### flow/config.mk
export PLATFORM = sky130hd
export DESIGN_NAME = miniCPU
export DESIGN_NICKNAME = miniCPU
export VERILOG_FILES = /design/flow/design.v
export SDC_FILE = /design/flow/constraint.sdc
export NUM_CORES = 4
export LEC_CHECK = 0
export CAP_MARGIN = 20
export CORE_MARGIN = 2
export CORE_UTILIZATION = 40
export SLEW_MARGIN = 20
### flow/run.sh
#!/bin/bash
# the make line also repeats each setting of config.mk as NAME=value (left out here)
make -C /OpenROAD-flow-scripts/flow DESIGN_CONFIG=/design/flow/config.mk WORK_HOME=/design/flow/orfs CLKGATE_MAP_FILE= finish
### flow/constraint.sdc
create_clock -name core_clock -period 21.2 [get_ports {clk}]
set_input_delay 4.2400 -clock core_clock [delete_from_list [all_inputs] [get_ports {clk}]]
set_output_delay 4.2400 -clock core_clock [all_outputs]
set_load 0.01 [all_outputs]
### flow/design.v
module aluCPU(
    input [15:0] data1,  
    input [15:0] data2,  
    input [1:0] sel,  
    output reg [15:0] result
); 
    parameter [1:0] 
        SUM = 2'b00,
        SUB = 2'b01,
        MUL = 2'b10;
    reg [31:0] mul_full;  
    always @(*) begin
        case(sel)
            SUM: begin
                result = data1 + data2;
            end
            SUB: begin
                result = data1 - data2;
            end
            MUL: begin
                mul_full = $signed(data1) * $signed(data2);  
                result = mul_full[15:0];  
            end
            default: result = 16'd0;  
        endcase 
    end 
endmodule 
module memoryCPU (
    input clock,
    input reset,  
    input regWrite,               
    input [3:0] write_reg_addr,   
    input [15:0] write_data,      
    input [3:0] read_reg_addr_1, 
    input [3:0] read_reg_addr_2, 
    output [15:0] read_data_1,    
    output [15:0] read_data_2     
);
    reg [15:0] register [0:15];  
    integer i;
    always @ (posedge clock or negedge reset) begin
        if (~reset) begin
            for (i = 0; i < 16; i = i + 1) begin
                register[i] <= 16'd0;
            end
        end
        else if (regWrite) begin   
            register[write_reg_addr] <= write_data;
        end
    end
    assign read_data_1 = register[read_reg_addr_1]; 
    assign read_data_2 = register[read_reg_addr_2];
endmodule
module lcd_controller (
    input clk,
    input reset_n,           
    input rst_n,             
    input start,            
    input [2:0] opcode,     
    input [3:0] reg_idx,    
    input signed [15:0] value, 
    output reg [7:0] lcd_data,
    output reg lcd_rs,      
    output wire lcd_rw,      
    output reg lcd_en,      
    output wire lcd_on,     
    output wire lcd_blon    
);
    assign lcd_rw = 1'b0; 
    assign lcd_on   = (state != STATE_IDLE);
    assign lcd_blon = (state != STATE_IDLE);
    localparam STATE_IDLE = 0, STATE_INIT = 1, STATE_READY = 2, 
               STATE_WRITE_LINE1 = 3, STATE_LINE2_ADDR = 4, STATE_WRITE_LINE2 = 5;
    reg [3:0] state; 
    reg [5:0] char_index; 
    reg [19:0] counter;
    reg wait_flag;
    reg [2:0] op_store;
    reg [3:0] reg_store;
    reg signed [15:0] val_store;
    reg first_boot; 
    reg [15:0] unsigned_val;
    reg is_negative;
    reg [3:0] digit_10000, digit_1000, digit_100, digit_10, digit_1;
    reg prev_reset_n;        
    reg system_active;       
    function [7:0] init_cmds(input [5:0] idx);
        case(idx)
            6'd0: init_cmds = 8'h38;
            6'd1: init_cmds = 8'h38;
            6'd2: init_cmds = 8'h0C;
            6'd3: init_cmds = 8'h01;
            6'd4: init_cmds = 8'h06;
            default: init_cmds = 8'h00;
        endcase
    endfunction
    function [39:0] get_op_string(input [2:0] op);
        case(op)
            3'b000: get_op_string = "LOAD ";
            3'b001: get_op_string = "ADD  ";
            3'b010: get_op_string = "ADDI ";
            3'b011: get_op_string = "SUB  ";
            3'b100: get_op_string = "SUBI ";
            3'b101: get_op_string = "MUL  ";
            3'b110: get_op_string = "CLEAR";
            3'b111: get_op_string = "DPL  ";
            default: get_op_string = "ERR  ";
        endcase
    endfunction
    always @(posedge clk) begin
      if (!rst_n) begin
        system_active <= 0;
        prev_reset_n <= 1;
        state <= STATE_IDLE;
        lcd_en <= 0;
      end else begin
        prev_reset_n <= reset_n;
        if (prev_reset_n == 1'b1 && reset_n == 1'b0) begin
            system_active <= ~system_active; 
        end
        if (system_active == 1'b0) begin
            state <= STATE_IDLE;
            lcd_en <= 0;
            wait_flag <= 0;
            counter <= 0;
            char_index <= 0;
            first_boot <= 1;  
        end 
        else begin
            if (state == STATE_IDLE) begin
                state <= STATE_INIT;
                char_index <= 0;
                wait_flag <= 0;
                first_boot <= 1;
            end
            else if (wait_flag) begin
                if (counter < 20'd2000) begin 
                    counter <= counter + 1;
                    if (counter == 20'd40) lcd_en <= 0; 
                end else begin
                    wait_flag <= 0;
                    counter <= 0;
                end
            end else begin
                case (state)
                    STATE_INIT: begin
                        lcd_rs <= 0;
                        lcd_data <= init_cmds(char_index);
                        lcd_en <= 1; 
                        wait_flag <= 1;
                        if (char_index < 4) 
                            char_index <= char_index + 1;
                        else begin
                            char_index <= 0;
                            op_store <= 3'b000;
                            reg_store <= 4'b0000;
                            val_store <= 16'd0;
                            unsigned_val <= 16'd0;
                            is_negative <= 0;
                            state <= STATE_WRITE_LINE1; 
                        end
                    end
                    STATE_READY: begin
                        if (start) begin
                            op_store <= opcode;
                            reg_store <= reg_idx;
                            val_store <= value;
                            if (value < 0) begin
                                is_negative <= 1;
                                unsigned_val <= -value;
                            end else begin
                                is_negative <= 0;
                                unsigned_val <= value;
                            end
                            lcd_rs <= 0;
                            lcd_data <= 8'h01; 
                            lcd_en <= 1;
                            wait_flag <= 1;
                            state <= STATE_WRITE_LINE1;
                            char_index <= 0;
                        end
                    end
                    STATE_WRITE_LINE1: begin
                        digit_10000 <= (unsigned_val / 10000) % 10;
                        digit_1000  <= (unsigned_val / 1000) % 10;
                        digit_100   <= (unsigned_val / 100) % 10;
                        digit_10    <= (unsigned_val / 10) % 10;
                        digit_1     <= (unsigned_val) % 10;
                        lcd_rs <= 1;
                        lcd_en <= 1;
                        wait_flag <= 1;
                        if (char_index < 5) begin
                            if (first_boot)
                                lcd_data <= " "; 
                            else
                                lcd_data <= get_op_string(op_store) >> (8 * (4 - char_index));
                        end 
                        else begin
                            if (op_store == 3'b110 && !first_boot) begin
                                lcd_data <= " ";
                            end else begin
                                if (char_index == 5) lcd_data <= " ";
                                else if (char_index == 6) lcd_data <= "[";
                                else if (char_index >= 7 && char_index <= 10) 
                                    lcd_data <= reg_store[10 - char_index] ? "1" : "0";
                                else if (char_index == 11) lcd_data <= "]";
                            end
                        end
                        if (char_index < 11)
                            char_index <= char_index + 1;
                        else begin
                            char_index <= 0;
                            if (op_store == 3'b110 && !first_boot) begin
                                state <= STATE_READY;
                            end else begin
                                state <= STATE_LINE2_ADDR;
                            end
                        end
                    end
                    STATE_LINE2_ADDR: begin
                        lcd_rs <= 0;
                        lcd_data <= 8'hC0;
                        lcd_en <= 1;
                        wait_flag <= 1;
                        state <= STATE_WRITE_LINE2;
                    end
                    STATE_WRITE_LINE2: begin
                        lcd_rs <= 1;
                        lcd_en <= 1;
                        wait_flag <= 1;
                        case(char_index)
                            0: lcd_data <= is_negative ? "-" : "+";
                            1: lcd_data <= 8'h30 + digit_10000;
                            2: lcd_data <= 8'h30 + digit_1000;
                            3: lcd_data <= 8'h30 + digit_100;
                            4: lcd_data <= 8'h30 + digit_10;
                            5: lcd_data <= 8'h30 + digit_1;
                        endcase
                        if (char_index < 5)
                            char_index <= char_index + 1;
                        else begin
                            first_boot <= 0;
                            state <= STATE_READY;
                        end
                    end
                endcase
            end
        end
      end
    end
endmodule
module miniCPU (
    input [17:0] switches,  
    input ligar,       
    input enviar,      
    input clk,         
    input rst_n,       
    output [7:0] LCD_DATA,
    output LCD_RS,
    output LCD_RW,
    output LCD_EN,
    output LCD_ON,
    output LCD_BLON
);
    wire [2:0] opcode = switches [17:15];
    wire [3:0] reg_dest = switches [14:11];
    wire [3:0] reg_input1 = switches[10:7];
    wire [3:0] reg_input2 = switches [6:3];
    wire signal = switches[6];
    wire [15:0] imediato_module = {10'd0, switches[5:0]};
    wire [15:0] imediato = (signal) ? (-imediato_module) : imediato_module;
    wire [15:0] mem_read_data1;
    wire [15:0] mem_read_data2;
    wire [15:0] alu_result;
    reg write_enable;
    reg [15:0] mem_write;
    reg [1:0] alu_selector;
    reg [15:0] alu_input_2;
    reg soft_reset; 
    wire memory_reset_signal = ligar & ~soft_reset;  
    parameter [2:0] LOAD = 3'b000, ADD = 3'b001, ADDI = 3'b010, SUB = 3'b011,
                    SUBI = 3'b100, MUL = 3'b101, CLEAR = 3'b110, DISPLAY = 3'b111;                   
    memoryCPU Memo (
        .clock(clk),
        .reset(memory_reset_signal),
        .regWrite(write_enable),
        .write_reg_addr(reg_dest),
        .write_data(mem_write),
        .read_reg_addr_1(reg_input1),
        .read_reg_addr_2(reg_input2),
        .read_data_1(mem_read_data1),
        .read_data_2(mem_read_data2)
    );
    aluCPU ALU (
        .data1(mem_read_data1),
        .data2(alu_input_2),
        .sel(alu_selector),
        .result(alu_result)
    );
    reg lcd_start_signal;
    reg [15:0] lcd_value_reg;
    reg [3:0] lcd_reg_idx;
    wire [3:0] current_lcd_reg_idx = (opcode == DISPLAY) ? reg_input1 : reg_dest;
    reg [15:0] current_lcd_value;
    lcd_controller LCD (
        .clk(clk),
        .reset_n(ligar),
        .rst_n(rst_n),
        .start(lcd_start_signal),
        .opcode(opcode),
        .reg_idx(lcd_reg_idx),   
        .value(lcd_value_reg),  
        .lcd_data(LCD_DATA),
        .lcd_rs(LCD_RS),
        .lcd_rw(LCD_RW),
        .lcd_en(LCD_EN),
        .lcd_on(LCD_ON),
        .lcd_blon(LCD_BLON)
    );
    always @(*) begin
        if (opcode == LOAD)
            current_lcd_value = imediato;
        else if (opcode == DISPLAY)
            current_lcd_value = mem_read_data1;
        else
            current_lcd_value = alu_result;
    end
    reg [2:0] state;
    parameter [2:0] IDLE = 3'd0, EXECUTE = 3'd1, WRITE = 3'd2, WAIT_RELEASE = 3'd3;                 
    always @(posedge clk or negedge ligar) begin 
        if (~ligar) begin
            state <= IDLE;
            write_enable <= 0;
            soft_reset <= 0;
            lcd_start_signal <= 0;
        end
        else begin
            case(state)
                IDLE: begin  
                    write_enable <= 0;
                    soft_reset <= 0;
                    lcd_start_signal <= 0;  
                    if (!enviar) begin
                        state <= EXECUTE;
                    end
                end
                EXECUTE: begin  
                    state <= WRITE;
                end
                WRITE: begin  
                    lcd_start_signal <= 1;  
                    if (opcode == CLEAR) begin
                        soft_reset <= 1;
                        write_enable <= 0;
                    end
                    else if (opcode != DISPLAY) begin
                        write_enable <= 1;
                    end
                    state <= WAIT_RELEASE;
                end
                WAIT_RELEASE: begin  
                    write_enable <= 0;  
                    soft_reset <= 0;  
                    lcd_start_signal <= 0;  
                    if (enviar) begin  
                        state <= IDLE;  
                    end
                end
            endcase
        end
    end
    always @(posedge clk) begin
        if (state == EXECUTE) begin
            case(opcode)
                ADD: begin alu_selector <= 2'b00; alu_input_2 <= mem_read_data2; end
                ADDI: begin alu_selector <= 2'b00; alu_input_2 <= imediato; end
                SUB: begin alu_selector <= 2'b01; alu_input_2 <= mem_read_data2; end
                SUBI: begin alu_selector <= 2'b01; alu_input_2 <= imediato; end
                MUL: begin alu_selector <= 2'b10; alu_input_2 <= imediato; end
                default: begin alu_selector <= 2'b00; alu_input_2 <= 16'd0; end
            endcase
        end
        if (state == WRITE) begin
            lcd_reg_idx <= current_lcd_reg_idx;
            lcd_value_reg <= current_lcd_value;
            if (opcode != CLEAR && opcode != DISPLAY) begin
                if (opcode == LOAD)
                    mem_write <= imediato;
                else
                    mem_write <= alu_result;
            end
        end
    end
endmodule
==> out/summary.txt, run 1 <==
Syn avg cell area - 9.01 sq um
Critical Path Sink Type - flop
WL final - 116 mm
Final Slew Violations - 0
Global-route wire length before repair - 179 mm
GPL Wtd Cong - 0.949
CTS HTree Levels - 2
Row count - 108
Top cells by count, synth - 306 x nand2_1, 276 x nor2_1, 266 x mux2_2
Clk pin slew, worst setup/hold paths - 0.06 ns
Dominant cell type by area after synthesis - dfrtp_1
Tool warning count - 40
P_comb - 1.59 mW
Synth Flop Type - dfrtp_1
Hold WS - 0.316 ns
Port bufs - 33
ANT cells - 0
CP top delay family - adder cells
Worst EP arrival - 12.18 ns
Fin crit period - 11.87 ns
Yosys warns - 5
P_seq - 1.30 mW
# resized after CTS - 0
Post-layout period usage - 56.0%
Synth Area in Adders - 8.88%
Worst Skew - 0.0388 ns
Reg2reg end - LCD.digit_10[3]$_DFFE_PP_
IO Pins - 35
Worst path depth - 31
Number of global-route vias before repair - 30,800
DRT Pass-1 Iters - 11
PD cells - 96.0 nW/um^2
Total track usage - 25.0%
Biggest area cells - dfrtp_1 19%, edfxtp_1 11%, mux2_2 8.5%
Unique cell types - 121
Total power - 3.64 mW
Max Clock Freq - 0.0842 GHz
Sw frac - 39.4%
Clk latency of the worst-skew pair - 0.60 ns
Unrepaired setup endpoints after global routing - no
Hold Crit Class - flop to async pin
CTS tree - built
CTS Buffer Depth - 3
Part of the power in registers - 35.6%
Worst setup startpoint - switches[8]
Initial antenna violation count - 4
XORs/XNORs by Area - 4.51%
Reg-to-reg startpoint - LCD.unsigned_val[13]$_SDFFCE_PN0P_
Clock Power Share - 20.8%
Vias - 31,600
Asr flop ratio synth - 62.3%
Placed Instances - 4,917
Routed vias/inst - 6.33
Pre-CTS setup slack - 8.82 ns
Most common cell in the netlist - nand2_1
Final Util - 43.8%
Max stage delay cell, worst path - clkdlybuf4s50_1
WL/cell - 23.2 um
Horiz. Die Dim - 300 um
Max incr delay on CP - 0.68 ns
Post-Synthesis Cells - 3,892
Placed cell area - 36,600 sq um
Area leader share - 18.7%
Fill cells - 8,472
Placed wire-length estimate - 81.7 mm
Setup TNS - 0 ns
FF-to-FF path depth - 31
Yosys stat cell total - 3,892
Final worst setup slack - 9.33 ns
Crit path kind - primary input to flop
Internal power - 2.21 mW
CTS Sinks - 422
Die Area - 90,000 sq um
Required @ worst endpoint - 21.51 ns
Final instance area - 38,000 sq um
Crit path top cell by count - fa_1
DRC viols - 0
Synth Seq Share - 31.7%
CP endpoint - lcd_value_reg[15]$_DFFE_PP_
CP Max Fanout - 15
Area growth from synthesis to layout - 8.33%
Post-DRT Antenna Nets - 0
CP Launch Type - primary input
Fp util - 40.4%
Clock network power - 759 uW
Top non-seq family - AND-OR/OR-AND gates
Outcome - complete, no violations
R2r setup slk - 9.47 ns
P_leak - 15.5 nW
Rel. slew slack - 20.8%
Nets - 4,016
Worst path bufs/invs - 6
Top Consumer - combinational cells
Yosys aoi share - 23.7%
Cts hold-fix bufs - 0
Grt total ovfl - 0
Initial DRC Count - 3,725
Synth flops - 422
Final hold vios - 0
Post-CTS Setup Inserts - 0
Synth Cell Area - 35,100 sq um
Combinational share of power - 43.6%
Core Region - 86,800 sq um
TritonCTS buffer count - 42
Die Ht - 300 um
Post-synth EDFFs - 134
Switch Pwr - 1.44 mW
Largest net degree at the start of global routing - 167
YS chip area - 35,100 sq um
Simple-gate share of the synthesized area - 16.9%
Least-Margin Pin Slew - 1.19 ns
# setup viols final - 0
Finished Layout Cells - 4,996
Peak supply drop - 0.0000807 V
Max Cap Viol - 0
Root Buffer - clkbuf_16
MUX area fraction - 9.52%
## per-layer routing
layer | share of wire [%] | wire (um) | global-route usage [%] | vias up
li1 | - | - | - | 14400
met5 | 0.033 | 38 | 0 | -
met2 | 45 | 52400 | 40.1 | 1532
met1 | 41 | 47800 | 32.6 | 15400
met4 | 4.0 | 4690 | 9.48 | 6
met3 | 9.5 | 11000 | 6.19 | 360
## cell type report
cell class,instances,area (sq um),area share [%]
clock buffers,61,1200,3.17
clock inverters,17,183,0.481
inverters,175,657,1.73
multi-input cells,3054,22400,59.1
flip-flops and latches,422,11100,29.2
well taps,1155,1450,3.81
repair buffers,112,937,2.47
==> run 2: changes to the inputs <==
CORE_ASPECT_RATIO = 0.72   (was unset)
CORE_UTILIZATION = 68   (was 40)
MAX_ROUTING_LAYER = met4   (was unset)
clock period = 8.87 ns   (was 21.2 ns; I/O delays follow)
==> run 2 against run 1 <==
Compared with the run above: now fails the layout checks on setup timing; clock skew increased by 0.0065 ns; flip-flop count did not move; sequential power rose by 140%; routed wire length increased by 17%; synthesized cell count stayed put; synthesized area unchanged; final area increased by 12%; utilization increased by 40 points; register-to-register slack worse by 9.6 ns; via count grew 18%; worst hold slack better by 0.16 ns; cell count grew 0.52%.
==> out/summary.txt, run 2 <==
Fp util - 68.9%
Clk pin slew, worst setup/hold paths - 0.07 ns
Combined flip-flop and latch cell area - 11,100 sq um
Crit path kind - flop to flop
Max Cap Viol - 0
Placed cell area - 39,300 sq um
Final worst setup slack - -0.0987 ns
CTS Buffer Depth - 3
Cts hold-fix bufs - 0
Unrepaired setup endpoints after global routing - yes
Total track usage - 49.8%
Post-Synthesis Cells - 3,892
Port bufs - 33
Placed wire-length estimate - 90.3 mm
Crit path top cell by count - buf_4
CTS Sinks - 422
Outcome - complete, but fails checks
FF-to-FF path depth - 37
YS chip area - 35,100 sq um
Initial antenna violation count - 1
Post-layout period usage - 101%
Part of the power in registers - 31.0%
R2r setup slk - -0.1 ns
Yosys aoi share - 23.7%
Asr flop ratio synth - 62.3%
Final hold vios - 0
Worst path bufs/invs - 9
Worst setup startpoint - LCD.unsigned_val[14]$_SDFFCE_PN0P_
Reg2reg end - LCD.digit_10[1]$_DFFE_PP_
Final instance area - 42,400 sq um
Peak supply drop - 0.000312 V
WHS Endpoint - alu_selector[0]$_DFF_P_
# setup viols final - 3
Dominant cell type by area after synthesis - dfrtp_1
Max incr delay on CP - 0.49 ns
Internal power - 6.04 mW
Most common cell in the netlist - nand2_1
Setup TNS - -0.209 ns
Area leader share - 18.7%
Required @ worst endpoint - 9.21 ns
PD cells - 236 nW/um^2
Routed vias/inst - 7.40
CP Max Fanout - 10
Finished Layout Cells - 5,022
Sw frac - 39.8%
P_leak - 18.3 nW
Hold WS - 0.471 ns
CTS HTree Levels - 2
Die Area - 53,400 sq um
DRT Pass-1 Iters - 12
Combinational share of power - 48.1%
Clock Power Share - 20.9%
TritonCTS buffer count - 43
Row count - 70
Number of global-route vias before repair - 35,400
Logic area - 23,400 sq um
CP top delay family - simple AND/OR/NAND/NOR gates
Max stage delay cell, worst path - edfxtp_1
Worst Skew - 0.0453 ns
Initial DRC Count - 6,395
Largest net degree at the start of global routing - 76
Rel. slew slack - 21.9%
Max Clock Freq - 0.111 GHz
Worst EP arrival - 9.31 ns
Switch Pwr - 3.99 mW
WL/cell - 27.1 um
Yosys warns - 5
Top non-seq family - AND-OR/OR-AND gates
Tool warning count - 41
Layout violations - setup timing
Least-Margin Pin Slew - 1.17 ns
XORs/XNORs by Area - 4.51%
Global-route wire length before repair - 202 mm
Worst path depth - 37
Placed Instances - 4,880
Clock network power - 2.09 mW
Die Ht - 197 um
Post-DRT Antenna Nets - 0
Simple-gate share of the synthesized area - 16.9%
CP endpoint - LCD.digit_10[1]$_DFFE_PP_
Final Slew Violations - 0
Yosys stat cell total - 3,892
Vias - 37,200
Reg-to-reg startpoint - LCD.unsigned_val[14]$_SDFFCE_PN0P_
Hold Path Depth - 2
Top cells by count, synth - 306 x nand2_1, 276 x nor2_1, 266 x mux2_2
DRC viols - 0
Biggest area cells - dfrtp_1 19%, edfxtp_1 11%, mux2_2 8.5%
IO Pins - 35
Root Buffer - clkbuf_16
Critical Path Sink Type - flop
Synth Flop Type - dfrtp_1
Synth Cell Area - 35,100 sq um
Fill cells - 2,978
MUX area fraction - 9.52%
Post-synth EDFFs - 134
GPL Wtd Cong - 1.09
Grt total ovfl - 0
Unique cell types - 121
Area growth from synthesis to layout - 20.9%
Clk latency of the worst-skew pair - 0.64 ns
Fin crit period - 8.97 ns
Synth Area in Adders - 8.88%
Worst hold path startpoint - alu_selector[0]$_DFF_P_
Hold Crit Class - flop to flop
Synth Seq Share - 31.7%
WL final - 136 mm
Syn avg cell area - 9.01 sq um
CP Launch Type - flop
Top Consumer - combinational cells
Horiz. Die Dim - 272 um
CTS tree - built
P_comb - 4.82 mW
P_seq - 3.11 mW
Nets - 4,510
Core Region - 50,900 sq um
Synth flops - 422
run 2: repair_timing:
action	in CTS	in global routing
setup buffers	4	49
resized	21	192
pin swaps	5	63
gates cloned	0	6
setup endpoints to repair	10	17
run 2: through the flow:
step                      total power, mW  setup WS [ns]  utilization (%)
after floorplan                      5.84        0.00198                -
after global placement               7.40         -0.269             77.2
after detailed placement             7.61         -0.384             77.2
after CTS                            9.72        0.00801             80.6
after global routing                 10.5         -0.412             83.3
final                                10.0        -0.0987             83.3
run 2: per-layer routing:
metal | up-vias | track usage [%] | routed length (um)
li1 | 15400 | - | -
met1 | 17500 | 61.1 | 48000
met2 | 3356 | 72.3 | 57600
met3 | 971 | 18.0 | 20500
met4 | 0 | 25.6 | 9880
met5 | - | - | 0
run 2: cell type report:
class	instances	share of cell area [%]
Multi-Input combinational cell	3055	55.2
Tap cell	684	2.02
Antenna cell	2	0.0118
Sequential cell	422	26.2
Timing Repair Buffer	604	11.3
Clock buffer	56	2.90
Clock inverter	24	0.874
Inverter	175	1.55
==> run 3: changes to the inputs <==
CORE_ASPECT_RATIO = unset   (was 0.72)
CORE_UTILIZATION = 25   (was 68)
MAX_ROUTING_LAYER = unset   (was met4)
clock period = 20.2 ns   (was 8.87 ns; I/O delays follow)
==> run 3 against run 2 <==
Compared with the run above: now clean on timing, DRC and antenna; flip-flop count is the same; clock skew grew 0.030 ns; largest power group unchanged; critical path type unchanged; first-iteration DRC count shrank 47%; synthesized area is the same; largest cell class unchanged; sequential share of layout area grew 2.2 points.
==> out/summary.txt, run 3 <==
Asr flop ratio synth - 62.3%
Syn avg cell area - 9.01 sq um
Worst Skew - 0.0755 ns
Cts hold-fix bufs - 0
Placed wire-length estimate - 85.0 mm
Post-DRT Antenna Nets - 0
CP top delay family - simple AND/OR/NAND/NOR gates
Horiz. Die Dim - 378 um
Unique cell types - 121
Die Area - 143,000 sq um
Worst EP arrival - 12.32 ns
Placed Instances - 5,635
Sw frac - 40.0%
Yosys stat cell total - 3,892
Crit path kind - flop to flop
Reg2reg end - LCD.digit_10[3]$_DFFE_PP_
CTS Sinks - 422
IO Pins - 35
P_seq - 1.37 mW
Grt total ovfl - 0
XORs/XNORs by Area - 4.51%
Final Util - 28.1%
Clk pin slew, worst setup/hold paths - 0.06 ns
Nets - 4,018
YS chip area - 35,100 sq um
Combinational share of power - 43.3%
Total track usage - 16.2%
Critical Path Sink Type - flop
Fill cells - 14,700
Global-route wire length before repair - 184 mm
CTS tree - built
Number of global-route vias before repair - 30,300
Final instance area - 39,200 sq um
Max Clock Freq - 0.0833 GHz
Max stage delay cell, worst path - nand4_1
Row count - 137
Synth Flop Type - dfrtp_1
Clock network power - 900 uW
Most common cell in the netlist - nand2_1
Part of the power in registers - 34.3%
Clk latency of the worst-skew pair - 0.65 ns
Reg-to-reg startpoint - LCD.unsigned_val[13]$_SDFFCE_PN0P_
CTS Buffer Depth - 3
MUX area fraction - 9.52%
WL/cell - 20.8 um
WL final - 119 mm
Dominant cell type by area after synthesis - dfrtp_1
Tool warning count - 40
Post-synth EDFFs - 134
Internal power - 2.40 mW
CP Max Fanout - 39
Rel. slew slack - 18.0%
Synth Seq Share - 31.7%
Fin crit period - 12.00 ns
Yosys aoi share - 23.7%
Outcome - complete, no violations
Final Slew Violations - 0
Post-Synthesis Cells - 3,892
P_comb - 1.74 mW
# resized after CTS - 0
DRT Pass-1 Iters - 6
Post-layout period usage - 59.4%
Required @ worst endpoint - 20.51 ns
Biggest area cells - dfrtp_1 19%, edfxtp_1 11%, mux2_2 8.5%
CP Launch Type - flop
Synth Area in Adders - 8.88%
FF-to-FF path depth - 31
Worst path depth - 31
Max Cap Viol - 0
Worst path bufs/invs - 2
Vias - 31,800
Yosys warns - 5
Largest net degree at the start of global routing - 148
CP endpoint - LCD.digit_10[3]$_DFFE_PP_
Top non-seq family - AND-OR/OR-AND gates
DRC viols - 0
Finished Layout Cells - 5,722
Least-Margin Pin Slew - 1.23 ns
Clock Power Share - 22.5%
Die Ht - 378 um
Hold WS - 0.330 ns
Final hold vios - 0
Area leader share - 18.7%
Setup TNS - 0 ns
Peak supply drop - 0.0000685 V
Simple-gate share of the synthesized area - 16.9%
ANT cells - 0
Port bufs - 33
P_leak - 15.6 nW
Initial antenna violation count - 5
PD cells - 102 nW/um^2
# setup viols final - 0
Max incr delay on CP - 0.79 ns
Placed cell area - 37,500 sq um
R2r setup slk - 8.20 ns
Routed vias/inst - 5.55
Area growth from synthesis to layout - 11.7%
Core Region - 139,000 sq um
Post-CTS Setup Inserts - 0
Root Buffer - clkbuf_16
Initial DRC Count - 3,401
Top Consumer - combinational cells
Worst setup startpoint - LCD.unsigned_val[13]$_SDFFCE_PN0P_
CTS HTree Levels - 2
Unrepaired setup endpoints after global routing - no
Fp util - 25.2%
TritonCTS buffer count - 46
Synth flops - 422
Top cells by count, synth - 306 x nand2_1, 276 x nor2_1, 266 x mux2_2
Hold Crit Class - flop to async pin
GPL Wtd Cong - 0.926
Switch Pwr - 1.61 mW
Synth Cell Area - 35,100 sq um
==> run 3: final cells by class <==
| class | count | area, sq um | area share, % |
|---|---|---|---|
| multi-input cells | 3054 | 22500 | 57.4 |
| repair buffers | 110 | 933 | 2.38 |
| flip-flops and latches | 422 | 11100 | 28.4 |
| clock buffers | 61 | 1290 | 3.29 |
| clock inverters | 24 | 335 | 0.856 |
| well taps | 1876 | 2350 | 6.00 |
| inverters | 175 | 657 | 1.68 |
==> run 3: per-layer routing <==
metal / GRT usage (%) / vias up / routed length (um)
li1: - / 14400 / -
met1: 22.2 / 15500 / 51900
met2: 24.8 / 1539 / 51900
met3: 3.45 / 359 / 10500
met4: 5.77 / 6 / 4810
met5: 0 / - / 33
==> run 3: stage by stage <==
step	total power, mW	worst slack [ns]
final	4.01	8.20
after global routing	4.29	7.38
after CTS	4.02	8.44
after detailed placement	3.10	7.93
after global placement	3.08	8.07
after floorplan	2.57	0.191
==> run 4: changes to the inputs <==
ABC_AREA = 1   (was unset)
CORE_UTILIZATION = 72   (was 25)
CTS_CLUSTER_DIAMETER = 362   (was unset)
CTS_CLUSTER_SIZE = 28   (was unset)
PLACE_DENSITY = 0.66   (was unset)
SETUP_SLACK_MARGIN = 3.05   (was unset)
clock period = 10.6 ns   (was 20.2 ns; I/O delays follow)
==> run 4 against run 3 <==
Compared with the run above: the run now fails in global routing (5_1_grt); synthesized area shrank 2.6%; die area shrank 66%; synthesized cell count grew 24%.
==> out/summary.txt, run 4 <==
Outcome - did not finish
Failed at - global routing (5_1_grt)
Tool error - [ERROR GRT-0232] Routing congestion too high. Check the congestion heatmap in the GUI.
Post-synth EDFFs - 134
YS chip area - 34,100 sq um
Fp util - 73.2%
Port bufs - 33
Synth Flop Type - dfrtp_1
Row count - 79
TritonCTS buffer count - 19
Core Region - 46,700 sq um
Asr flop ratio synth - 62.3%
Synth Area in Adders - 8.61%
Top non-seq family - simple AND/OR/NAND/NOR gates
Syn avg cell area - 7.08 sq um
Area leader share - 19.2%
Synth flops - 422
Yosys aoi share - 15.5%
CTS Buffer Depth - 3
Die Ht - 222 um
CTS HTree Levels - 1
Total track usage - 91.9%
CTS Sinks - 422
Pre-CTS setup slack - 0.451 ns
Biggest area cells - dfrtp_1 19%, nand2_1 14%, edfxtp_1 12%
Yosys stat cell total - 4,825
GPL Wtd Cong - 1.09
Post-Synthesis Cells - 4,825
Cts hold-fix bufs - 0
XORs/XNORs by Area - 3.33%
Die Area - 49,200 sq um
Grt total ovfl - 1,489
Placed wire-length estimate - 83.8 mm
Horiz. Die Dim - 222 um
Simple-gate share of the synthesized area - 29.5%
Yosys warns - 5
IO Pins - 35
Unique cell types - 80
Dominant cell type by area after synthesis - dfrtp_1
Most common cell in the netlist - nand2_1
Synth Seq Share - 32.5%
Root Buffer - clkbuf_16
Top cells by count, synth - 1,265 x nand2_1, 662 x inv_1, 485 x nor2_1
Synth Cell Area - 34,100 sq um
MUX area fraction - 0.0293%
run 4: metal layers:
layer,GRT usage (%),GRT overflow
met1,89.5,91
met3,80.7,112
met2,105,852
met5,64.0,22
met4,94.7,412
run 4: what timing repair did:
| action | 4_1_cts |
|---|---|
| pin swaps | 211 |
| cloned | 12 |
| gates resized | 443 |
| setup endpoints to repair | 34 |
| setup buffers | 280 |
run 4: through the flow:
stage,instance area (sq um),instances
2_1_floorplan,34700,4834
3_3_place_gp,35400,5371
3_5_place_dp,35400,5371
4_1_cts,39900,5694
==> run 5: changes to the inputs <==
CTS_CLUSTER_SIZE = 73   (was 28)
PLACE_DENSITY = 0.65   (was 0.66)
SETUP_SLACK_MARGIN = unset   (was 3.05)
clock period = 8.3 ns   (was 10.6 ns; I/O delays follow)
==> run 5 against run 4 <==
Compared with the run above: die area did not move; synthesized area unchanged; synthesized cell count did not move; the flow again stops in global routing (5_1_grt).
==> out/summary.txt, run 5 <==
Outcome - did not finish
Failed at - global routing (5_1_grt)
Synth flops - 422
Dominant cell type by area after synthesis - dfrtp_1
Row count - 79
Core Region - 46,700 sq um
Fp util - 73.2%
MUX area fraction - 0.0293%
Synth Area in Adders - 8.61%
Die Area - 49,200 sq um
Grt total ovfl - 106
Yosys aoi share - 15.5%
Placed wire-length estimate - 86.8 mm
TritonCTS buffer count - 9
CTS HTree Levels - 1
Post-synth EDFFs - 134
Synth Cell Area - 34,100 sq um
Pre-CTS setup slack - -1.23 ns
Asr flop ratio synth - 62.3%
YS chip area - 34,100 sq um
Area leader share - 19.2%
Yosys stat cell total - 4,825
Top cells by count, synth - 1,265 x nand2_1, 662 x inv_1, 485 x nor2_1
CTS Sinks - 422
Horiz. Die Dim - 222 um
Die Ht - 222 um
Total track usage - 76.0%
GPL Wtd Cong - 1.10
Synth Seq Share - 32.5%
Post-Synthesis Cells - 4,825
CTS Buffer Depth - 3
Top non-seq family - simple AND/OR/NAND/NOR gates
Port bufs - 33
Placed cell area - 38,000 sq um
XORs/XNORs by Area - 3.33%
Yosys warns - 5
Tool error - [ERROR GRT-0232] Routing congestion too high. Check the congestion heatmap in the GUI.
IO Pins - 35
Simple-gate share of the synthesized area - 29.5%
Biggest area cells - dfrtp_1 19%, nand2_1 14%, edfxtp_1 12%
Root Buffer - clkbuf_16
Syn avg cell area - 7.08 sq um
Unique cell types - 80
Most common cell in the netlist - nand2_1
Synth Flop Type - dfrtp_1
## run 5: repair_timing
action / CTS
setup buffers: 24
hold buffers: 0
endpoints found under the setup margin: 21
gates cloned: 2
resized: 114
pin swaps: 44
## run 5: stage by stage
step / power (mW) / cells / util (%) / hold WS (ns)
CTS: 7.08 / 5813 / 83.2 / 0.311
detailed placement: 6.27 / 5774 / 81.4 / 0.306
global placement: 6.06 / 5774 / 81.4 / 0.280
floorplan: 4.81 / 4834 / - / 0.428
## run 5: metal layers
metal  overflow  track usage (%)
met1         10             77.5
met2         55             92.0
met3          6             61.3
met4         35             71.3
met5          0             35.9
==> run 6: changes to the inputs <==
ABC_AREA = unset   (was 1)
CAP_MARGIN = 15   (was 20)
CORE_UTILIZATION = 66   (was 72)
CTS_CLUSTER_DIAMETER = unset   (was 362)
CTS_CLUSTER_SIZE = unset   (was 73)
PLACE_DENSITY = unset   (was 0.65)
SETUP_SLACK_MARGIN = -0.58   (was unset)
TNS_END_PERCENT = 95   (was unset)
clock period = 7.95 ns   (was 8.3 ns; I/O delays follow)
==> run 6 against run 5 <==
Compared with the run above: the layout now fails its checks (setup timing); synthesized cell count fell by 19%; synthesized area increased by 2.7%; die area grew 12%.
==> out/summary.txt, run 6 <==
Final Slew Violations - 0
Placed Instances - 5,080
Sw frac - 41.0%
IO Pins - 35
Total track usage - 48.1%
Synth Seq Share - 31.7%
P_leak - 19.3 nW
Logic area - 23,700 sq um
Area growth from synthesis to layout - 25.7%
Switch Pwr - 4.71 mW
Max incr delay on CP - 0.46 ns
CP Launch Type - flop
Yosys aoi share - 23.7%
Tool warning count - 46
Clk latency of the worst-skew pair - 0.61 ns
Rel. slew slack - 21.1%
CTS Buffer Depth - 3
Worst EP arrival - 9.17 ns
Worst path bufs/invs - 10
Vias - 37,600
Yosys stat cell total - 3,892
YS chip area - 35,100 sq um
DRT Pass-1 Iters - 11
Unrepaired setup endpoints after global routing - yes
Asr flop ratio synth - 62.3%
TritonCTS buffer count - 42
Initial antenna violation count - 2
Biggest area cells - dfrtp_1 19%, edfxtp_1 11%, mux2_2 8.5%
Max Clock Freq - 0.113 GHz
Number of global-route vias before repair - 37,000
Max stage delay cell, worst path - a221o_2
CP top delay family - AND-OR/OR-AND gates
Initial DRC Count - 5,611
CP endpoint - LCD.digit_10[2]$_DFFE_PP_
Top cells by count, synth - 306 x nand2_1, 276 x nor2_1, 266 x mux2_2
Die Ht - 234 um
Peak supply drop - 0.000503 V
P_comb - 5.93 mW
Routed vias/inst - 7.21
Port bufs - 33
Die Area - 55,000 sq um
Finished Layout Cells - 5,214
WL/cell - 26.5 um
Least-Margin Pin Slew - 1.18 ns
Row count - 84
Grt total ovfl - 0
Root Buffer - clkbuf_16
Clock Power Share - 18.4%
Max Cap Viol - 0
Crit path top cell by count - buf_4
Most common cell in the netlist - nand2_1
Hold Crit Class - flop to async pin
Clock network power - 2.11 mW
Fill cells - 3,088
Hold WS - 0.250 ns
CP Max Fanout - 8
Area leader share - 18.7%
Reg2reg end - LCD.digit_10[2]$_DFFE_PP_
Part of the power in registers - 29.9%
Dominant cell type by area after synthesis - dfrtp_1
Post-layout period usage - 111%
Worst setup startpoint - LCD.unsigned_val[13]$_SDFFCE_PN0P_
Horiz. Die Dim - 234 um
CTS Sinks - 422
Global-route wire length before repair - 204 mm
Combined flip-flop and latch cell area - 11,100 sq um
XORs/XNORs by Area - 4.51%
Fp util - 66.7%
Outcome - complete, but fails checks
Unique cell types - 121
Post-DRT Antenna Nets - 0
MUX area fraction - 9.52%
Worst path depth - 38
Combinational share of power - 51.7%
# setup viols final - 20
Core Region - 52,600 sq um
PD cells - 261 nW/um^2
Worst Skew - 0.0470 ns
Top Consumer - combinational cells
Nets - 4,700
Syn avg cell area - 9.01 sq um
Post-Synthesis Cells - 3,892
Cts hold-fix bufs - 0
Crit path kind - flop to flop
Layout violations - setup timing
Simple-gate share of the synthesized area - 16.9%
Synth Flop Type - dfrtp_1
Critical Path Sink Type - flop
Post-synth EDFFs - 134
Synth Cell Area - 35,100 sq um
Reg-to-reg startpoint - LCD.unsigned_val[13]$_SDFFCE_PN0P_
CTS tree - built
Clk pin slew, worst setup/hold paths - 0.07 ns
CTS HTree Levels - 2
P_seq - 3.43 mW
Synth flops - 422
Fin crit period - 8.86 ns
Final hold vios - 0
GPL Wtd Cong - 1.03
Yosys warns - 5
R2r setup slk - -0.91 ns
Required @ worst endpoint - 8.26 ns
Internal power - 6.77 mW
Synth Area in Adders - 8.88%
Largest net degree at the start of global routing - 181
WL final - 138 mm
Final worst setup slack - -0.906 ns
Placed wire-length estimate - 93.1 mm
FF-to-FF path depth - 38
DRC viols - 0
Top non-seq family - AND-OR/OR-AND gates
[run 6: metal layers]
layer	GRT usage, %	wire (um)	vias up
met5	0	76	-
met4	27.9	9960	6
met3	17.8	20300	976
met2	72.5	59300	3134
met1	59.4	48600	17700
li1	-	-	15700
[run 6: area by class of cell]
| cell class | instances | share of cell area, % |
|---|---|---|
| antenna | 2 | 0.0114 |
| clock buffer | 63 | 2.89 |
| clock inverter | 14 | 0.349 |
| inverter | 175 | 1.51 |
| multi-input combinational | 3055 | 53.9 |
| sequential | 422 | 25.2 |
| tap | 688 | 1.95 |
| timing repair buffer | 795 | 14.2 |
[run 6: stage by stage]
step / total power, mW / setup TNS (ns) / utilization [%] / worst slack (ns) / cell area [sq um]
after floorplan: 6.52 / -9.99 / - / -0.999 / 35100
after global placement: 8.55 / -17.68 / 77.8 / -1.17 / 40900
after detailed placement: 8.86 / -23.70 / 77.8 / -1.38 / 40900
after CTS: 11.1 / -8.56 / 82.0 / -0.673 / 43100
after global routing: 11.9 / -14.23 / 83.8 / -1.15 / 44100
final: 11.5 / -8.72 / 83.9 / -0.906 / 44100
[run 6: timing repair]
action / CTS / global route
setup buffers: 31 / 40
gates resized: 120 / 153
hold endpoints to repair: 0 / 0
setup endpoints to repair: 11 / 21
gates cloned: 1 / 1
pin swaps: 40 / 81
==> run 7: changes to the inputs <==
ABC_AREA = 1   (was unset)
CAP_MARGIN = 20   (was 15)
CORE_UTILIZATION = 69   (was 66)
CTS_CLUSTER_DIAMETER = 351   (was unset)
CTS_CLUSTER_SIZE = 35   (was unset)
SETUP_SLACK_MARGIN = 2.27   (was -0.58)
TNS_END_PERCENT = unset   (was 95)
clock period = 7.86 ns   (was 7.95 ns; I/O delays follow)
==> run 7 against run 6 <==
Compared with the run above: the flow now stops in global routing (5_1_grt); synthesized area shrank 2.6%; synthesized cell count increased by 24%; die area down 6.7%.
==> out/summary.txt, run 7 <==
Root Buffer - clkbuf_16
Die Area - 51,300 sq um
Area leader share - 19.2%
Total track usage - 93.9%
Synth Cell Area - 34,100 sq um
YS chip area - 34,100 sq um
Outcome - did not finish
XORs/XNORs by Area - 3.33%
CTS Buffer Depth - 3
TritonCTS buffer count - 16
Biggest area cells - dfrtp_1 19%, nand2_1 14%, edfxtp_1 12%
Port bufs - 33
Grt total ovfl - 2,059
Fp util - 69.9%
Yosys warns - 5
Cts hold-fix bufs - 0
Post-synth EDFFs - 134
Placed wire-length estimate - 92.9 mm
Failed at - global routing (5_1_grt)
Top cells by count, synth - 1,265 x nand2_1, 662 x inv_1, 485 x nor2_1
Dominant cell type by area after synthesis - dfrtp_1
Yosys aoi share - 15.5%
Die Ht - 226 um
MUX area fraction - 0.0293%
Post-Synthesis Cells - 4,825
CTS HTree Levels - 1
Asr flop ratio synth - 62.3%
Syn avg cell area - 7.08 sq um
Row count - 81
Synth Area in Adders - 8.61%
GPL Wtd Cong - 1.18
Most common cell in the netlist - nand2_1
Synth Seq Share - 32.5%
Synth flops - 422
CTS Sinks - 422
Horiz. Die Dim - 226 um
Unique cell types - 80
Core Region - 48,800 sq um
Yosys stat cell total - 4,825
Tool error - [ERROR GRT-0232] Routing congestion too high. Check the congestion heatmap in the GUI.
Simple-gate share of the synthesized area - 29.5%
Top non-seq family - simple AND/OR/NAND/NOR gates
IO Pins - 35
Synth Flop Type - dfrtp_1
run 7: layer usage:
layer,track usage [%],overflow
met2,110,1265
met5,64.9,17
met3,80.9,103
met1,88.1,96
met4,102,578
run 7: what timing repair did:
action | in CTS
setup endpoints to repair | 41
gates resized | 367
setup buffers | 110
cloned | 8
pin swaps | 156
run 7: metrics by stage:
step	setup slack, ns	std cells	power, mW	area, sq um	setup TNS, ns
floorplan	0.260	4834	5.22	35000	0
global placement	-1.09	5960	6.58	39800	-12.12
CTS	-0.504	6105	8.44	42600	-4.24
detailed placement	-1.30	5961	6.80	39800	-19.07
==> run 8: changes to the inputs <==
CAP_MARGIN = 40   (was 20)
CELL_PAD_IN_SITES_DETAIL_PLACEMENT = 2   (was unset)
CELL_PAD_IN_SITES_GLOBAL_PLACEMENT = 2   (was unset)
CORE_ASPECT_RATIO = 0.57   (was unset)
CORE_MARGIN = 10   (was 2)
CORE_UTILIZATION = 30   (was 69)
CTS_CLUSTER_DIAMETER = unset   (was 351)
CTS_CLUSTER_SIZE = 85   (was 35)
GPL_TIMING_DRIVEN = 0   (was unset)
MAX_ROUTING_LAYER = met4   (was unset)
MIN_ROUTING_LAYER = met2   (was unset)
PLACE_DENSITY_LB_ADDON = 0.17   (was unset)
SETUP_SLACK_MARGIN = 3.3   (was 2.27)
SLEW_MARGIN = 5   (was 20)
TNS_END_PERCENT = 55   (was unset)
clock period = 17.1 ns   (was 7.86 ns; I/O delays follow)
==> run 8 against run 7 <==
Compared with the run above: the flow again stops in global routing (5_1_grt); synthesized area did not move; synthesized cell count unchanged; die area rose to 2.5 times the previous value.
==> out/summary.txt, run 8 <==
Outcome - did not finish
Failed at - global routing (5_1_grt)
Tool error - [ERROR GRT-0116] Global routing finished with congestion. Check the congestion regions in the DRC Viewer.
Area leader share - 19.2%
Total track usage - 69.2%
Die Ht - 275 um
XORs/XNORs by Area - 3.33%
Top cells by count, synth - 1,265 x nand2_1, 662 x inv_1, 485 x nor2_1
Unique cell types - 80
Cts hold-fix bufs - 0
Dominant cell type by area after synthesis - dfrtp_1
Synth Area in Adders - 8.61%
Die Area - 128,000 sq um
YS chip area - 34,100 sq um
TritonCTS buffer count - 49
Asr flop ratio synth - 62.3%
IO Pins - 35
Top non-seq family - simple AND/OR/NAND/NOR gates
Row count - 93
CTS HTree Levels - 2
Placed wire-length estimate - 168 mm
Synth Flop Type - dfrtp_1
Synth flops - 422
MUX area fraction - 0.0293%
Horiz. Die Dim - 467 um
Placed cell area - 37,800 sq um
Syn avg cell area - 7.08 sq um
Fp util - 30.2%
Yosys warns - 5
Core Region - 113,000 sq um
Post-synth EDFFs - 134
Yosys aoi share - 15.5%
CTS Sinks - 422
Post-Synthesis Cells - 4,825
Most common cell in the netlist - nand2_1
Synth Cell Area - 34,100 sq um
Biggest area cells - dfrtp_1 19%, nand2_1 14%, edfxtp_1 12%
Port bufs - 32
Synth Seq Share - 32.5%
Simple-gate share of the synthesized area - 29.5%
Grt total ovfl - 1,094
CTS Buffer Depth - 3
GPL Wtd Cong - 1.18
Root Buffer - clkbuf_16
Yosys stat cell total - 4,825
[run 8: metal layers]
layer	overflow	global-route usage, %
met4	21	29.9
met3	1056	89.4
met2	17	72.1
met1	-	-
met5	-	-
[run 8: stage by stage]
stage	std cells	hold slack (ns)	setup WS (ns)
4_1_cts	6585	0.474	3.53
3_3_place_gp	6386	0.461	-2.30
3_5_place_dp	6496	0.463	2.22
2_1_floorplan	4834	0.428	4.42
[run 8: what timing repair did]
| action | CTS |
|---|---|
| endpoints found under the setup margin | 2 |
| buffers inserted | 0 |
| resized | 3 |
==> run 9: changes to the inputs <==
CAP_MARGIN = 20   (was 40)
CELL_PAD_IN_SITES_DETAIL_PLACEMENT = unset   (was 2)
CELL_PAD_IN_SITES_GLOBAL_PLACEMENT = unset   (was 2)
CORE_ASPECT_RATIO = unset   (was 0.57)
CORE_MARGIN = 2   (was 10)
CORE_UTILIZATION = 72   (was 30)
CTS_CLUSTER_DIAMETER = 392   (was unset)
CTS_CLUSTER_SIZE = 99   (was 85)
GPL_TIMING_DRIVEN = unset   (was 0)
MAX_ROUTING_LAYER = unset   (was met4)
MIN_ROUTING_LAYER = unset   (was met2)
PLACE_DENSITY_LB_ADDON = unset   (was 0.17)
SETUP_SLACK_MARGIN = 2.36   (was 3.3)
SLEW_MARGIN = 20   (was 5)
TNS_END_PERCENT = unset   (was 55)
clock period = 9.4 ns   (was 17.1 ns; I/O delays follow)
==> run 9 against run 8 <==
Compared with the run above: the run again fails in global routing (5_1_grt); synthesized cell count unchanged; synthesized area unchanged; die area down 62%.
==> out/summary.txt, run 9 <==
Outcome - did not finish
Failed at - global routing (5_1_grt)
Tool error - [ERROR GRT-0116] Global routing finished with congestion. Check the congestion regions in the DRC Viewer.
Synth Area in Adders - 8.61%
Row count - 79
Post-Synthesis Cells - 4,825
Area leader share - 19.2%
Syn avg cell area - 7.08 sq um
Port bufs - 33
MUX area fraction - 0.0293%
Die Ht - 222 um
Post-synth EDFFs - 134
Fp util - 73.2%
CTS Sinks - 422
Asr flop ratio synth - 62.3%
Placed Instances - 5,468
Horiz. Die Dim - 222 um
Synth flops - 422
Top cells by count, synth - 1,265 x nand2_1, 662 x inv_1, 485 x nor2_1
GPL Wtd Cong - 1.10
Yosys stat cell total - 4,825
Simple-gate share of the synthesized area - 29.5%
Synth Cell Area - 34,100 sq um
Yosys aoi share - 15.5%
Cts hold-fix bufs - 0
YS chip area - 34,100 sq um
Unique cell types - 80
Synth Flop Type - dfrtp_1
Most common cell in the netlist - nand2_1
CTS Buffer Depth - 3
Biggest area cells - dfrtp_1 19%, nand2_1 14%, edfxtp_1 12%
Synth Seq Share - 32.5%
CTS HTree Levels - 1
XORs/XNORs by Area - 3.33%
Root Buffer - clkbuf_16
Core Region - 46,700 sq um
TritonCTS buffer count - 8
Grt total ovfl - 15
Placed wire-length estimate - 86.6 mm
Yosys warns - 5
Placed cell area - 36,400 sq um
Die Area - 49,200 sq um
IO Pins - 35
Dominant cell type by area after synthesis - dfrtp_1
Top non-seq family - simple AND/OR/NAND/NOR gates
Total track usage - 73.7%
run 9: metal layers:
metal	global-route usage, %	overflow
met5	39.5	0
met3	60.3	2
met2	88.5	5
met4	64.6	7
met1	76.6	1
run 9: repair_timing:
action,CTS
gates resized,423
setup endpoints to repair,36
pin swaps,229
setup buffers,231
gates cloned,11
run 9: metrics by stage:
step           worst slack (ns)  total power [mW]
4_1_cts                    1.10              6.39
3_5_place_dp             -0.190              5.37
3_3_place_gp            -0.0108              5.24
2_1_floorplan              1.49              4.36
==> run 10: changes to the inputs <==
ABC_AREA = unset   (was 1)
CTS_CLUSTER_DIAMETER = 379   (was 392)
CTS_CLUSTER_SIZE = unset   (was 99)
PLACE_DENSITY = 0.42   (was unset)
SETUP_SLACK_MARGIN = unset   (was 2.36)
clock period = 7.08 ns   (was 9.4 ns; I/O delays follow)
==> run 10 against run 9 <==
Compared with the run above: the run again fails in global routing (5_1_grt); die area grew 2.6%; synthesized area rose by 2.7%; synthesized cell count shrank 19%.
==> out/summary.txt, run 10 <==
MUX area fraction - 9.52%
Die Ht - 225 um
Row count - 80
CTS HTree Levels - 2
Tool error - [ERROR GRT-0116] Global routing finished with congestion. Check the congestion regions in the DRC Viewer.
Syn avg cell area - 9.01 sq um
CTS Sinks - 422
Top cells by count, synth - 306 x nand2_1, 276 x nor2_1, 266 x mux2_2
Placed Instances - 5,054
Unique cell types - 121
YS chip area - 35,100 sq um
Synth Seq Share - 31.7%
Grt total ovfl - 1,177
GPL Wtd Cong - 1.14
Asr flop ratio synth - 62.3%
Total track usage - 92.7%
Yosys warns - 5
Die Area - 50,500 sq um
Simple-gate share of the synthesized area - 16.9%
Placed cell area - 41,900 sq um
Root Buffer - clkbuf_16
Yosys stat cell total - 3,892
Most common cell in the netlist - nand2_1
XORs/XNORs by Area - 4.51%
Port bufs - 33
Dominant cell type by area after synthesis - dfrtp_1
Synth flops - 422
Outcome - did not finish
Post-Synthesis Cells - 3,892
Biggest area cells - dfrtp_1 19%, edfxtp_1 11%, mux2_2 8.5%
Synth Flop Type - dfrtp_1
Placed wire-length estimate - 95.7 mm
Yosys aoi share - 23.7%
Horiz. Die Dim - 225 um
Failed at - global routing (5_1_grt)
Fp util - 73.1%
CTS Buffer Depth - 3
TritonCTS buffer count - 44
Synth Area in Adders - 8.88%
Area leader share - 18.7%
Synth Cell Area - 35,100 sq um
Cts hold-fix bufs - 0
IO Pins - 35
Post-synth EDFFs - 134
Top non-seq family - AND-OR/OR-AND gates
Core Region - 47,900 sq um
==> run 10: layer usage <==
metal | overflow | track usage, %
met1 | 65 | 89.1
met3 | 92 | 84.0
met4 | 384 | 97.5
met5 | 11 | 68.9
met2 | 625 | 104
==> run 10: through the flow <==
| step | power [mW] | hold WS, ns | setup WS (ns) | TNS, ns |
|---|---|---|---|---|
| after floorplan | 7.51 | 0.427 | -1.31 | -12.60 |
| after global placement | 9.43 | 0.391 | -1.51 | -30.65 |
| after detailed placement | 10.1 | 0.393 | -1.82 | -42.19 |
| after CTS | 13.9 | 0.389 | -1.33 | -14.54 |
==> run 10: repair_timing <==
| item | in CTS |
|---|---|
| buffers inserted | 131 |
| setup endpoints to repair | 34 |
| pin swaps | 224 |
| resized | 321 |
| cloned | 4 |
==> run 11: changes to the inputs <==
ABC_AREA = 1   (was unset)
CAP_MARGIN = 35   (was 20)
CELL_PAD_IN_SITES_DETAIL_PLACEMENT = 1   (was unset)
CELL_PAD_IN_SITES_GLOBAL_PLACEMENT = 1   (was unset)
CORE_ASPECT_RATIO = 1.42   (was unset)
CORE_UTILIZATION = 71   (was 72)
CTS_CLUSTER_DIAMETER = 185   (was 379)
GPL_ROUTABILITY_DRIVEN = 0   (was unset)
MIN_ROUTING_LAYER = met2   (was unset)
PLACE_DENSITY = 0.47   (was 0.42)
SETUP_SLACK_MARGIN = 3.61   (was unset)
SLEW_MARGIN = 25   (was 20)
TNS_END_PERCENT = 5   (was unset)
clock period = 20.0 ns   (was 7.08 ns; I/O delays follow)
==> run 11 against run 10 <==
Compared with the run above: die area down 1.2%; synthesized cell count rose by 24%; the run fails in global placement without I/O (3_1_place_gp_skip_io); synthesized area down 2.6%.
==> out/summary.txt, run 11 <==
Area leader share - 19.2%
XORs/XNORs by Area - 3.33%
YS chip area - 34,100 sq um
Die Ht - 265 um
Failed at - global placement without I/O (3_1_place_gp_skip_io)
Yosys aoi share - 15.5%
Fp util - 72.0%
Synth Flop Type - dfrtp_1
Most common cell in the netlist - nand2_1
Simple-gate share of the synthesized area - 29.5%
Tool error - [ERROR GPL-0301] Utilization 113.902 % exceeds 100%.
Yosys stat cell total - 4,825
Synth Area in Adders - 8.61%
Yosys warns - 5
Horiz. Die Dim - 188 um
Die Area - 49,900 sq um
Dominant cell type by area after synthesis - dfrtp_1
Unique cell types - 80
Biggest area cells - dfrtp_1 19%, nand2_1 14%, edfxtp_1 12%
Asr flop ratio synth - 62.3%
Synth flops - 422
MUX area fraction - 0.0293%
Outcome - did not finish
Synth Cell Area - 34,100 sq um
Row count - 95
Post-Synthesis Cells - 4,825
Core Region - 47,400 sq um
Syn avg cell area - 7.08 sq um
Synth Seq Share - 32.5%
Post-synth EDFFs - 134
Top non-seq family - simple AND/OR/NAND/NOR gates
Top cells by count, synth - 1,265 x nand2_1, 662 x inv_1, 485 x nor2_1
==> run 12: changes to the inputs <==
ABC_AREA = unset   (was 1)
CAP_MARGIN = 20   (was 35)
CELL_PAD_IN_SITES_DETAIL_PLACEMENT = unset   (was 1)
CORE_ASPECT_RATIO = 0.67   (was 1.42)
CORE_UTILIZATION = 33   (was 71)
CTS_CLUSTER_DIAMETER = unset   (was 185)
CTS_CLUSTER_SIZE = 72   (was unset)
GPL_ROUTABILITY_DRIVEN = unset   (was 0)
MIN_ROUTING_LAYER = unset   (was met2)
PLACE_DENSITY = 0.41   (was 0.47)
SETUP_SLACK_MARGIN = 1.03   (was 3.61)
SLEW_MARGIN = 30   (was 25)
TNS_END_PERCENT = unset   (was 5)
clock period = 16.2 ns   (was 20.0 ns; I/O delays follow)
==> run 12 against run 11 <==
Compared with the run above: die area rose by 120%; synthesized area increased by 2.7%; now clean on timing, DRC and antenna; synthesized cell count fell by 19%.
==> out/summary.txt, run 12 <==
Top cells by count, synth - 306 x nand2_1, 276 x nor2_1, 266 x mux2_2
Clk latency of the worst-skew pair - 0.64 ns
Vias - 32,500
Required @ worst endpoint - 16.55 ns
Outcome - complete, no violations
Peak supply drop - 0.000101 V
Rel. slew slack - 28.6%
Part of the power in registers - 32.3%
Fill cells - 10,600
P_leak - 15.8 nW
Fin crit period - 11.58 ns
Worst Skew - 0.0375 ns
Synth Flop Type - dfrtp_1
CP Max Fanout - 39
Switch Pwr - 2.10 mW
WL final - 149 mm
Die Area - 109,000 sq um
Clk pin slew, worst setup/hold paths - 0.06 ns
Reg2reg end - LCD.digit_10[3]$_DFFE_PP_
Met1 WL - 75.8 mm
Die Ht - 271 um
Combinational share of power - 44.7%
Routed wl met2 - 54.9 mm
Simple-gate share of the synthesized area - 16.9%
CTS HTree Levels - 2
Post-CTS Setup Inserts - 0
Unique cell types - 121
Syn avg cell area - 9.01 sq um
CTS tree - built
Yosys aoi share - 23.7%
Post-Synthesis Cells - 3,892
Critical Path Sink Type - flop
Max Cap Viol - 0
Area leader share - 18.7%
Top Metal Used - met5
MUX area fraction - 9.52%
Post-synth EDFFs - 134
Horiz. Die Dim - 402 um
# setup viols final - 0
Core Region - 105,000 sq um
Area growth from synthesis to layout - 10.9%
Yosys warns - 5
Worst path bufs/invs - 3
Clock network power - 1.18 mW
Nets - 4,046
# resized after CTS - 0
FF-to-FF path depth - 34
CP Launch Type - flop
CTS Buffer Depth - 3
Synth flops - 422
Final Util - 37.1%
Synth Seq Share - 31.7%
Grt total ovfl - 0
R2r setup slk - 4.62 ns
Total track usage - 26.7%
Cts hold-fix bufs - 0
Yosys stat cell total - 3,892
Worst EP arrival - 11.93 ns
Unrepaired setup endpoints after global routing - no
Placed wire-length estimate - 104 mm
Post-DRT Antenna Nets - 0
Routed vias/inst - 6.17
Placed cell area - 37,100 sq um
Synth Area in Adders - 8.88%
Initial DRC Count - 3,644
WL/cell - 28.2 um
GPL Wtd Cong - 0.911
Hold Crit Class - flop to async pin
Metal3 WL - 15.1 mm
Tool warning count - 43
Asr flop ratio synth - 62.3%
Most common cell in the netlist - nand2_1
DRT Pass-1 Iters - 6
CP top delay family - AND-OR/OR-AND gates
Final hold vios - 0
Global-route wire length before repair - 219 mm
Worst path depth - 34
Sw frac - 40.9%
DRC viols - 0
Setup TNS - 0 ns
IO Pins - 35
Row count - 97
CTS Sinks - 422
YS chip area - 35,100 sq um
Biggest area cells - dfrtp_1 19%, edfxtp_1 11%, mux2_2 8.5%
Fp util - 33.4%
P_comb - 2.30 mW
Root Buffer - clkbuf_16
Max stage delay cell, worst path - a211oi_1
Internal power - 3.04 mW
Reg-to-reg startpoint - LCD.unsigned_val[13]$_SDFFCE_PN0P_
Crit path kind - flop to flop
Max incr delay on CP - 0.75 ns
Initial antenna violation count - 15
Top non-seq family - AND-OR/OR-AND gates
Port bufs - 33
Worst setup startpoint - LCD.unsigned_val[13]$_SDFFCE_PN0P_
Dominant cell type by area after synthesis - dfrtp_1
Logic area - 22,500 sq um
Clock Power Share - 23.0%
XORs/XNORs by Area - 4.51%
Top Consumer - combinational cells
Number of global-route vias before repair - 31,100
CP endpoint - LCD.digit_10[3]$_DFFE_PP_
Post-layout period usage - 71.5%
Synth Cell Area - 35,100 sq um
TritonCTS buffer count - 49
Final instance area - 38,900 sq um
P_seq - 1.66 mW
Max Clock Freq - 0.0864 GHz
PD cells - 132 nW/um^2
Largest net degree at the start of global routing - 174
Least-Margin Pin Slew - 1.07 ns
Combined flip-flop and latch cell area - 11,100 sq um
Final Slew Violations - 0
[run 12: cell type report]
| class | count | area share [%] |
|---|---|---|
| Clock buffer | 71 | 3.68 |
| Timing Repair Buffer | 135 | 3.01 |
| Sequential cell | 422 | 28.6 |
| Clock inverter | 20 | 0.634 |
| Tap cell | 1386 | 4.46 |
| Inverter | 175 | 1.69 |
| Antenna cell | 3 | 0.0193 |
| Multi-Input combinational cell | 3054 | 57.9 |
[run 12: stage by stage]
stage | total power, mW | hold slack (ns) | setup WS (ns) | cells
after floorplan | 3.20 | 0.427 | 3.77 | 3901
final | 5.14 | 0.445 | 4.62 | 5266
after CTS | 5.17 | 0.480 | 4.81 | 5261
after detailed placement | 3.96 | 0.471 | 4.69 | 5170
after global placement | 3.94 | 0.467 | 4.68 | 5168
after global routing | 5.51 | 0.502 | 3.69 | 5264
[run 12: metal layers]
metal	vias up	GRT usage [%]
met5	-	0.307
met4	16	4.33
met3	220	7.63
met2	1529	34.5
met1	16300	42.8
li1	14400	-
==> run 13: changes to the inputs <==
ABC_AREA = 1   (was unset)
CELL_PAD_IN_SITES_GLOBAL_PLACEMENT = unset   (was 1)
CORE_ASPECT_RATIO = unset   (was 0.67)
CORE_UTILIZATION = 72   (was 33)
CTS_CLUSTER_DIAMETER = 93   (was unset)
CTS_CLUSTER_SIZE = 31   (was 72)
PLACE_DENSITY = 0.66   (was 0.41)
SETUP_SLACK_MARGIN = unset   (was 1.03)
SLEW_MARGIN = 20   (was 30)
clock period = 8.34 ns   (was 16.2 ns; I/O delays follow)
==> run 13 against run 12 <==
Compared with the run above: the run now fails in global routing (5_1_grt); die area shrank 55%; synthesized area shrank 2.6%; synthesized cell count grew 24%.
==> out/summary.txt, run 13 <==
Unique cell types - 80
Die Area - 49,200 sq um
Placed wire-length estimate - 85.9 mm
CTS HTree Levels - 1
Top non-seq family - simple AND/OR/NAND/NOR gates
GPL Wtd Cong - 1.11
Grt total ovfl - 24
Yosys warns - 5
CTS Sinks - 422
TritonCTS buffer count - 18
Row count - 79
Pre-CTS setup slack - -1.40 ns
Syn avg cell area - 7.08 sq um
Outcome - did not finish
MUX area fraction - 0.0293%
CTS Buffer Depth - 3
XORs/XNORs by Area - 3.33%
Synth Cell Area - 34,100 sq um
Synth Seq Share - 32.5%
Tool error - [ERROR GRT-0232] Routing congestion too high. Check the congestion heatmap in the GUI.
Port bufs - 33
Biggest area cells - dfrtp_1 19%, nand2_1 14%, edfxtp_1 12%
Synth flops - 422
YS chip area - 34,100 sq um
Simple-gate share of the synthesized area - 29.5%
Fp util - 73.2%
Yosys aoi share - 15.5%
IO Pins - 35
Top cells by count, synth - 1,265 x nand2_1, 662 x inv_1, 485 x nor2_1
Cts hold-fix bufs - 0
Most common cell in the netlist - nand2_1
Asr flop ratio synth - 62.3%
Post-synth EDFFs - 134
Synth Area in Adders - 8.61%
Total track usage - 70.6%
Horiz. Die Dim - 222 um
Die Ht - 222 um
Synth Flop Type - dfrtp_1
Root Buffer - clkbuf_16
Post-Synthesis Cells - 4,825
Dominant cell type by area after synthesis - dfrtp_1
Failed at - global routing (5_1_grt)
Yosys stat cell total - 4,825
Core Region - 46,700 sq um
Placed Instances - 5,725
Area leader share - 19.2%
Placed cell area - 37,600 sq um
-- run 13: what timing repair did --
action	CTS
endpoints found under the setup margin	24
cloned	6
resized	129
pin swaps	59
buffers inserted	30
-- run 13: metal layers --
layer	GRT overflow	GRT usage, %
met3	0	53.6
met5	0	32.7
met4	3	65.0
met2	19	89.4
met1	2	71.3
-- run 13: stage by stage --
stage | hold WS (ns) | TNS, ns
CTS | 0.486 | -0.0508
detailed placement | 0.469 | -14.17
global placement | 0.455 | -8.08
floorplan | 0.428 | 0
No activity file was given, so power comes from the tool's default toggle rates.
